==> raven: inputs <==
==> flow/design.v <==
module ari_unit #(parameter width =16,parameter MSB=32)  
(      input      [width-1:0] A,
       input      [width-1:0] B,
       input                  clk,
       input                  rest,
       input      [1:0]       alu_fun,
       input                  ari_EN,
       output reg [width-1:0] ari_out,  
       output reg             carry_out,
       output reg             ari_flag
       );
       reg  [width-1:0] ari_out_reg;  
 always @(posedge clk or negedge rest)  
       begin 
         if(!rest)
        ari_out <='b0;
      else
          ari_out <=ari_out_reg;
       end  
 always @(*)
      begin 
        carry_out=1'b0;
        ari_flag=1'b0;
        ari_out_reg='b0;
        if(ari_EN)
          begin
          case(alu_fun)    
          2'b00: begin
                 { carry_out,ari_out_reg}=A+B;
                  ari_flag=1'b1;
                  end 
          2'b01:begin
                {carry_out,ari_out_reg}=A-B;                  
                 ari_flag=1'b1;
                end                               
          2'b10:begin
                ari_out_reg=A*B;
                ari_flag=1'b1;
                end                                 
          2'b11:begin
                if(B=='b0)
                  ari_out_reg={width{1'b1}};  
                else
                  ari_out_reg=A/B;
                ari_flag=1'b1;
               end                   
          default: ari_out_reg='b0; 
          endcase
        end  
        else
            begin
            ari_out_reg='b0;
            end   
      end
  endmodule   
module cmp_unit #(parameter width =16)  
(      input      [width-1:0] A,
       input      [width-1:0] B,
       input                  clk,
       input                  rest,
       input      [1:0]       alu_fun,
       input                  cmp_EN,
       output reg [width-1:0] cmp_out,
       output reg             cmp_flag
       );
       reg [width-1:0]  cmp_out_reg; 
 always @(posedge clk or negedge rest)   
       begin 
         if(!rest)
        cmp_out <='b0;
      else
          cmp_out <=cmp_out_reg;
       end  
 always @(*)
      begin 
        cmp_flag=1'b0;
        cmp_out_reg=1'b0;
        if(cmp_EN)
          begin
              case(alu_fun)    
              2'b00: begin
                        cmp_out_reg='b0;
                        cmp_flag=1'b1;
                     end                                       
              2'b01:begin
                     if(A==B)
                       begin
                        cmp_out_reg='b1;
                        cmp_flag=1'b1;
                       end 
                      else
                        begin
                        cmp_out_reg='b0;
                        end
                    end
              2'b10:begin
                     if(A>B)
                       begin
                        cmp_out_reg='b10;
                        cmp_flag=1'b1;
                       end 
                      else
                        begin
                        cmp_out_reg='b0;
                        end
                    end
              2'b11:begin
                     if(A<B)
                       begin
                        cmp_out_reg='b11;
                        cmp_flag=1'b1;
                       end 
                      else
                        begin
                        cmp_out_reg='b0;
                        end
                    end
              default: cmp_out_reg='b0; 
              endcase
       end        
       else
          begin
          cmp_out_reg='b0;
          end 
      end
  endmodule   
module log_unit #(parameter width =16)  
(      input      [width-1:0] A,
       input      [width-1:0] B,
       input                  clk,
       input                  rest,
       input      [1:0]       alu_fun,
       input                  log_EN,
       output reg [width-1:0] log_out,
       output reg             log_flag
       );
       reg  [width-1:0] log_out_reg; 
 always @(posedge clk or negedge rest)   
       begin 
         if(!rest)
        log_out <=1'b0;
      else
          log_out <=log_out_reg;
       end  
 always @(*)
      begin 
        log_flag=1'b0;
        log_out_reg='b0;
        if(log_EN)
        begin  
             case(alu_fun)    
             2'b00: begin                    
                        log_out_reg=A&B;
                        log_flag=1'b1;
                    end                                     
            2'b01:begin     
                        log_out_reg=A|B;
                        log_flag=1'b1;
                   end     
            2'b10:begin                  
                        log_out_reg=~(A&B);
                        log_flag=1'b1;
                  end                    
           2'b11:begin           
                        log_out_reg=~(A|B);
                        log_flag=1'b1;
                 end                  
           default: log_out_reg='b0; 
          endcase  
        end
        else
            begin
            log_out_reg='b0;
            end
      end      
  endmodule   
module shift_unit #(parameter width =16)  
(      input      [width-1:0] A,
       input      [width-1:0] B,
       input                  clk,
       input                  rest,
       input      [1:0]       alu_fun,
       input                  shift_EN,
       output reg [(width*2)-1:0] shift_out,
       output reg             shift_flag
       );
       reg  [(width*2)-1:0]  shift_out_reg; 
 always @(posedge clk or negedge rest)   
       begin 
         if(!rest)
        shift_out <='b0;
      else
          shift_out <=shift_out_reg;
       end  
 always @(*)
      begin 
        shift_flag=1'b0;
        shift_out_reg='b0;
        if(shift_EN)
          begin
          case(alu_fun)    
              2'b00:begin              
                        shift_out_reg=A>>1;
                        shift_flag=1'b1;
                    end                                   
              2'b01:begin
                        shift_out_reg=A<<1;
                        shift_flag=1'b1;
                    end                 
              2'b10:begin
                        shift_out_reg=B>>1;
                        shift_flag=1'b1;
                    end 
              2'b11:begin   
                        shift_out_reg=B<<1;
                        shift_flag=1'b1;
                    end 
             default: shift_out_reg='b0; 
             endcase  
          end
          else
             begin
             shift_out_reg='b0;
             end
      end       
  endmodule   
module dec_unit   
(     
       input           [1:0]     alu_fun,
       output    reg             ari_EN,
       output    reg             log_EN,
       output    reg             cmp_EN,
       output    reg             shift_EN
       );
 always @(*)  
       begin 
       ari_EN=1'b0;
       log_EN=1'b0;
       cmp_EN=1'b0;
       shift_EN=1'b0;
       casex(alu_fun)
         2'b00:ari_EN=1'b1;
         2'b11:shift_EN=1'b1;
         2'b10:cmp_EN=1'b1;
         2'b01:log_EN=1'b1;
         default: begin
                   ari_EN=1'b0;
                   log_EN=1'b0;
                   cmp_EN=1'b0;
                   shift_EN=1'b0;
                  end
       endcase           
       end         
endmodule 
module ALU_TOP #(parameter wid =16,parameter MB=32)   
  (
   input  wire [wid-1:0] A,
   input  wire [wid-1:0] B,
   input  wire [3:0]     alu_fun,
   input  wire           clk,
   input  wire           rest,
   output wire  [wid-1:0]  ari_out,   
   output wire            carry_out,
   output wire            ari_flag,
   output wire  [wid-1:0] log_out,
   output wire            log_flag,
   output wire  [wid-1:0] cmp_out,
   output wire            cmp_flag,
   output wire  [wid-1:0] shift_out,
   output wire            shift_flag
   ); 
  wire  AR_EN,LO_EN,CM_EN,SH_EN; 
  wire [1:0]  ms,ls;
  assign ms=alu_fun[1:0];
  assign ls=alu_fun[3:2];
  ari_unit U_arithmatic (
  .A(A),
  .B(B),
  .clk(clk),
  .rest(rest),
  .alu_fun(ms),
  .ari_EN(AR_EN),
  .ari_out(ari_out),
  .carry_out(carry_out),
  .ari_flag(ari_flag)
  );
  cmp_unit U_compare (
  .A(A),
  .B(B),
  .clk(clk),
  .rest(rest),
  .alu_fun(ms),
  .cmp_EN(CM_EN),
  .cmp_out(cmp_out),
  .cmp_flag(cmp_flag)
  );
  log_unit U_logic (
  .A(A),
  .B(B),
  .clk(clk),
  .rest(rest),
  .alu_fun(ms),
  .log_EN(LO_EN),
  .log_out(log_out),
  .log_flag(log_flag)
  );
  shift_unit U_shift (
  .A(A),
  .B(B),
  .clk(clk),
  .rest(rest),
  .alu_fun(ms),
  .shift_EN(SH_EN),
  .shift_out(shift_out),
  .shift_flag(shift_flag)
  );
  dec_unit U_decoder (
  .alu_fun(ls),
  .cmp_EN(CM_EN),
  .ari_EN(AR_EN),
  .shift_EN(SH_EN),
  .log_EN(LO_EN)
  );
endmodule 
==> flow/run.sh <==
#!/bin/bash
# the make line also repeats each setting of config.mk as NAME=value (left out here)
make -C /OpenROAD-flow-scripts/flow DESIGN_CONFIG=/design/flow/config.mk WORK_HOME=/design/flow/orfs CLKGATE_MAP_FILE= finish
==> flow/config.mk <==
export PLATFORM = sky130hd
export DESIGN_NAME = ALU_TOP
export DESIGN_NICKNAME = ALU_TOP
export VERILOG_FILES = /design/flow/design.v
export SDC_FILE = /design/flow/constraint.sdc
export NUM_CORES = 4
export LEC_CHECK = 0
export CAP_MARGIN = 20
export CORE_ASPECT_RATIO = 0.72
export CORE_MARGIN = 2
export CORE_UTILIZATION = 40
export CTS_CLUSTER_SIZE = 10
export GPL_ROUTABILITY_DRIVEN = 0
export PLACE_DENSITY_LB_ADDON = 0.23
export SETUP_SLACK_MARGIN = 5.0
export SLEW_MARGIN = 40
export TNS_END_PERCENT = 45
==> flow/constraint.sdc <==
create_clock -name core_clock -period 35.0 [get_ports {clk}]
set_input_delay 7.0000 -clock core_clock [delete_from_list [all_inputs] [get_ports {clk}]]
set_output_delay 7.0000 -clock core_clock [all_outputs]
set_load 0.01 [all_outputs]
==> yarrow (differences from raven) <==
==> flow/config.mk (replaced) <==
export PLATFORM = sky130hd
export DESIGN_NAME = ALU_TOP
export DESIGN_NICKNAME = ALU_TOP
export VERILOG_FILES = /design/flow/design.v
export SDC_FILE = /design/flow/constraint.sdc
export NUM_CORES = 4
export LEC_CHECK = 0
export CAP_MARGIN = 20
export CORE_MARGIN = 2
export CORE_UTILIZATION = 66
export SETUP_SLACK_MARGIN = -2.0
export SLEW_MARGIN = 20
==> flow/constraint.sdc (replaced) <==
create_clock -name core_clock -period 29.8 [get_ports {clk}]
set_input_delay 5.9600 -clock core_clock [delete_from_list [all_inputs] [get_ports {clk}]]
set_output_delay 5.9600 -clock core_clock [all_outputs]
set_load 0.01 [all_outputs]
==> xenon (differences from raven) <==
==> flow/config.mk (replaced) <==
export PLATFORM = sky130hd
export DESIGN_NAME = ALU_TOP
export DESIGN_NICKNAME = ALU_TOP
export VERILOG_FILES = /design/flow/design.v
export SDC_FILE = /design/flow/constraint.sdc
export NUM_CORES = 4
export LEC_CHECK = 0
export CAP_MARGIN = 20
export CORE_MARGIN = 2
export CORE_UTILIZATION = 72
export SETUP_SLACK_MARGIN = -0.67
export SLEW_MARGIN = 20
==> flow/constraint.sdc (replaced) <==
create_clock -name core_clock -period 8.61 [get_ports {clk}]
set_input_delay 1.7220 -clock core_clock [delete_from_list [all_inputs] [get_ports {clk}]]
set_output_delay 1.7220 -clock core_clock [all_outputs]
set_load 0.01 [all_outputs]
==> results <==
quantity	xenon	yarrow	raven
Run status	stopped before the end	complete, but fails checks	finished clean
Failing step	3_5_place_dp	-	-
Layout check failures	-	setup timing	-
Total number of nets in the final design	-	2684	2573
Crit path to	-	U_arithmatic.ari_out[0]	U_arithmatic.ari_out[0]
Chip Height	148 µm	155 µm	168 µm
Global routing usage on met2	-	78.1%	43.8%
Comb/total area	-	67.7%	71.7%
Cell area reported after detailed placement	-	18700 µm²	16900 µm²
Flip-flop and latch count	-	50	50
Count of clock tree sinks	-	50	50
Per-cell routed wire length	-	22.9 µm	22.9 µm
Min setup slack post-route	-	-0.722 ns	3.88 ns
Maximum ir drop on the vdd rail	-	0.0815 mV	0.0525 mV
Width of the chip	148 µm	155 µm	232 µm
Final-layout fill cell count	-	1371	3332
Non-filler instance count after layout	-	2616	2714

========
==> inputs of juniper <==
// ALU_TOP: RTL as listed in full above, without the edits since
export LEC_CHECK = 0
export CAP_MARGIN = 20
export CORE_MARGIN = 2
export CORE_UTILIZATION = 44
export SLEW_MARGIN = 20
create_clock -name core_clock -period 34.2 [get_ports {clk}]
run.sh (not shown) runs the stock make flow with config.mk's settings and CLKGATE_MAP_FILE=.
==> inputs of umber, as changes to juniper <==
Settings changed: ABC_AREA set to 1, CORE_UTILIZATION 44 to 69, CTS_CLUSTER_DIAMETER set to 231, CTS_CLUSTER_SIZE set to 100, PLACE_DENSITY set to 0.43.
==> flow/constraint.sdc (replaced) <==
create_clock -name core_clock -period 25.7 [get_ports {clk}]
set_input_delay 5.1400 -clock core_clock [delete_from_list [all_inputs] [get_ports {clk}]]
set_output_delay 5.1400 -clock core_clock [all_outputs]
set_load 0.01 [all_outputs]
==> inputs of violet, as changes to juniper <==
Settings changed: ABC_AREA set to 1, CORE_UTILIZATION 44 to 59, CTS_CLUSTER_SIZE set to 98, TNS_END_PERCENT set to 25.
==> flow/constraint.sdc (replaced) <==
create_clock -name core_clock -period 19.0 [get_ports {clk}]
set_input_delay 3.8000 -clock core_clock [delete_from_list [all_inputs] [get_ports {clk}]]
set_output_delay 3.8000 -clock core_clock [all_outputs]
set_load 0.01 [all_outputs]
==> inputs of onyx, as changes to juniper <==
Settings changed: CORE_UTILIZATION 44 to 58, TNS_END_PERCENT set to 5.
==> flow/constraint.sdc (replaced) <==
create_clock -name core_clock -period 29.4 [get_ports {clk}]
set_input_delay 5.8800 -clock core_clock [delete_from_list [all_inputs] [get_ports {clk}]]
set_output_delay 5.8800 -clock core_clock [all_outputs]
set_load 0.01 [all_outputs]
==> comparison <==
- juniper completed without violations. violet produced a layout that fails on negative setup slack. umber stopped in 5_1_grt (DPL-0038). onyx completed, yet does not pass: negative setup slack.
- Sequential power, lowest first: juniper, onyx, violet.
- Of violet and juniper, violet has the higher non-clock buffer count (gap 451).
- The highest core utilization belongs to violet, the lowest to juniper.
- Sequential share of layout area, highest first: juniper, onyx, violet.
- Combinational power, lowest first: juniper, onyx, violet.

========
==> inputs of job 5673 <==
Starts from the design.v that is shown in full above.
clock: 29.4 ns
lec_check: 0
cap_margin: 20
core_margin: 2
core_utilization: 70
cts_cluster_diameter: 232
cts_cluster_size: 33
max_routing_layer: met4
place_density: 0.65
slew_margin: 20
tns_end_percent: 5
==> inputs of job 4683, as changes to job 5673 <==
CORE_UTILIZATION = 40   (was 70)
CTS_CLUSTER_DIAMETER = unset   (was 232)
CTS_CLUSTER_SIZE = unset   (was 33)
MAX_ROUTING_LAYER = unset   (was met4)
PLACE_DENSITY = unset   (was 0.65)
TNS_END_PERCENT = unset   (was 5)
==> flow/constraint.sdc (replaced) <==
create_clock -name core_clock -period 34.2 [get_ports {clk}]
set_input_delay 6.8400 -clock core_clock [delete_from_list [all_inputs] [get_ports {clk}]]
set_output_delay 6.8400 -clock core_clock [all_outputs]
set_load 0.01 [all_outputs]
==> summary of the runs <==
Job 4683 finished clean. Job 5673 stopped in 5_1_grt on GRT-0232.
In area after synthesis, job 4683 and job 5673 do not differ.
Die area: job 4683 is higher than job 5673 (73%).
Synthesized cell count is the same in job 4683 and job 5673.

========
==> run D <==
RTL: the design.v shown in full above, as it stands there.
clock: 29.5 ns
lec_check: 0
abc_area: 1
cap_margin: 20
core_aspect_ratio: 1.12
core_margin: 2
core_utilization: 71
cts_cluster_diameter: 196
cts_cluster_size: 68
hold_slack_margin: 0.29
max_routing_layer: met5
place_density_lb_addon: 0.07
setup_slack_margin: -0.4
slew_margin: 20
tns_end_percent: 90
==> inputs of run K, as changes to run D <==
Settings changed: CELL_PAD_IN_SITES_GLOBAL_PLACEMENT from default to 2, CORE_MARGIN 2 to 6, CORE_UTILIZATION 71 to 56, GPL_ROUTABILITY_DRIVEN from default to 1, GPL_TIMING_DRIVEN from default to 1, HOLD_SLACK_MARGIN 0.29 to default, PLACE_DENSITY from default to 0.51, PLACE_DENSITY_LB_ADDON 0.07 to default, SETUP_SLACK_MARGIN -0.4 to default, TNS_END_PERCENT 90 to 65.
==> Slide: Implementation Results <==
Implementation Results

Clocking
  – Sink Count: 50

Detailed routing
  – Starting DRC count in detailed routing: around 4000
  – Vias per cell: 6.893

Worst setup path
  – CP max-delay cell: o21ai_2

Run status
  – Status: complete, but fails checks
  – SO Viols: setup timing

Timing
  – Setup WS post-layout: -2.009 ns
  – Final Setup Violations: 2

Placement
  – Buffers on Ports: ~92
  – DP Area: 0.01718 mm²

Cells and area
  – Inverters: 430
That was run D.
==> Slide: Implementation Results <==
Key Metrics from the Run

Run status
  – Status: aborted with a tool error
  – Stop stage: global placement without I/O
  – Run Error: [ERROR GPL-0301] Utilization 113.415 % exceeds 100%.

Yosys
  – Synth top cells by count: nand2_1, inv_1, ha_1
  – Yosys aoi share: 0.1454
  – Mux contribution to synthesized area: 0
  – Yosys Chip Area: 0.01541 mm²
  – Avg Inst Size Synth: 6.574 µm²
  – Area leader share: 0.1916

Floorplan
  – Core Box Area: roughly 0.027 mm²
That was run K.

========
==> inputs of run a <==
RTL: the design.v shown in full above, as it stands there.
export LEC_CHECK = 0
export ABC_AREA = 1
export CAP_MARGIN = 15
export CORE_ASPECT_RATIO = 1.12
export CORE_MARGIN = 2
export CORE_UTILIZATION = 72
export CTS_CLUSTER_DIAMETER = 356
export CTS_CLUSTER_SIZE = 35
export MAX_ROUTING_LAYER = met5
export PLACE_DENSITY = 0.5
export SETUP_SLACK_MARGIN = 1.1
export SLEW_MARGIN = 20
export TNS_END_PERCENT = 90
create_clock -name core_clock -period 13.2 [get_ports {clk}]
==> inputs of run b, as changes to run a <==
==> flow/config.mk (replaced) <==
export PLATFORM = sky130hd
export DESIGN_NAME = ALU_TOP
export DESIGN_NICKNAME = ALU_TOP
export VERILOG_FILES = /design/flow/design.v
export SDC_FILE = /design/flow/constraint.sdc
export NUM_CORES = 4
export LEC_CHECK = 0
export CAP_MARGIN = 20
export CORE_MARGIN = 2
export CORE_UTILIZATION = 66
export SLEW_MARGIN = 20
==> flow/constraint.sdc (replaced) <==
create_clock -name core_clock -period 28.7 [get_ports {clk}]
set_input_delay 5.7400 -clock core_clock [delete_from_list [all_inputs] [get_ports {clk}]]
set_output_delay 5.7400 -clock core_clock [all_outputs]
set_load 0.01 [all_outputs]
==> inputs of run c, as changes to run a <==
--- a/flow/config.mk
+++ b/flow/config.mk
@@ -9,11 +9,11 @@
 export CAP_MARGIN = 15
 export CORE_ASPECT_RATIO = 1.12
 export CORE_MARGIN = 2
-export CORE_UTILIZATION = 72
-export CTS_CLUSTER_DIAMETER = 356
+export CORE_UTILIZATION = 70
+export CTS_CLUSTER_DIAMETER = 196
 export CTS_CLUSTER_SIZE = 35
 export MAX_ROUTING_LAYER = met5
 export PLACE_DENSITY = 0.5
-export SETUP_SLACK_MARGIN = 1.1
+export SETUP_SLACK_MARGIN = -0.4
 export SLEW_MARGIN = 20
 export TNS_END_PERCENT = 90
==> impl_metrics.ini <==
; implementation run metrics
[status]
run_status = did not finish
last-stage-reached = 4_1_cts
flow.first_error = [ERROR DPL-0038] Utilization greater than 100%, impossible to legalize

[placed_design]
dpl-instance-area_um2 = 20000

[logic_synthesis]
netlist-cell-type-count = 63
top_cell_area_share = 0.192
synth_cells = 2344

[floorplanning]
die_x_um = 142
-- figures above: run a

==> impl_metrics.ini <==
; implementation run metrics
[logic_synthesis]
synth_cells = 2344
top_cell_area_share = 0.192
netlist-cell-type-count = 63

[status]
flow.first_error = [ERROR DPL-0038] Utilization greater than 100%, impossible to legalize
run_status = did not finish
last-stage-reached = 4_1_cts

[floorplanning]
die_x_um = 144
-- figures above: run c

==> impl_metrics.ini <==
; implementation run metrics
[logic_synthesis]
netlist-cell-type-count = 89
synth_cells = 1936
top_cell_area_share = 0.197

[placed_design]
dpl-instance-area_um2 = 19400

[status]
run_status = did not finish
flow.first_error = [ERROR GRT-0232] Routing congestion too high. Check the congestion heatmap in the GUI.
last-stage-reached = 5_1_grt
-- figures above: run b

No activity file was given, so power comes from the tool's default toggle rates.
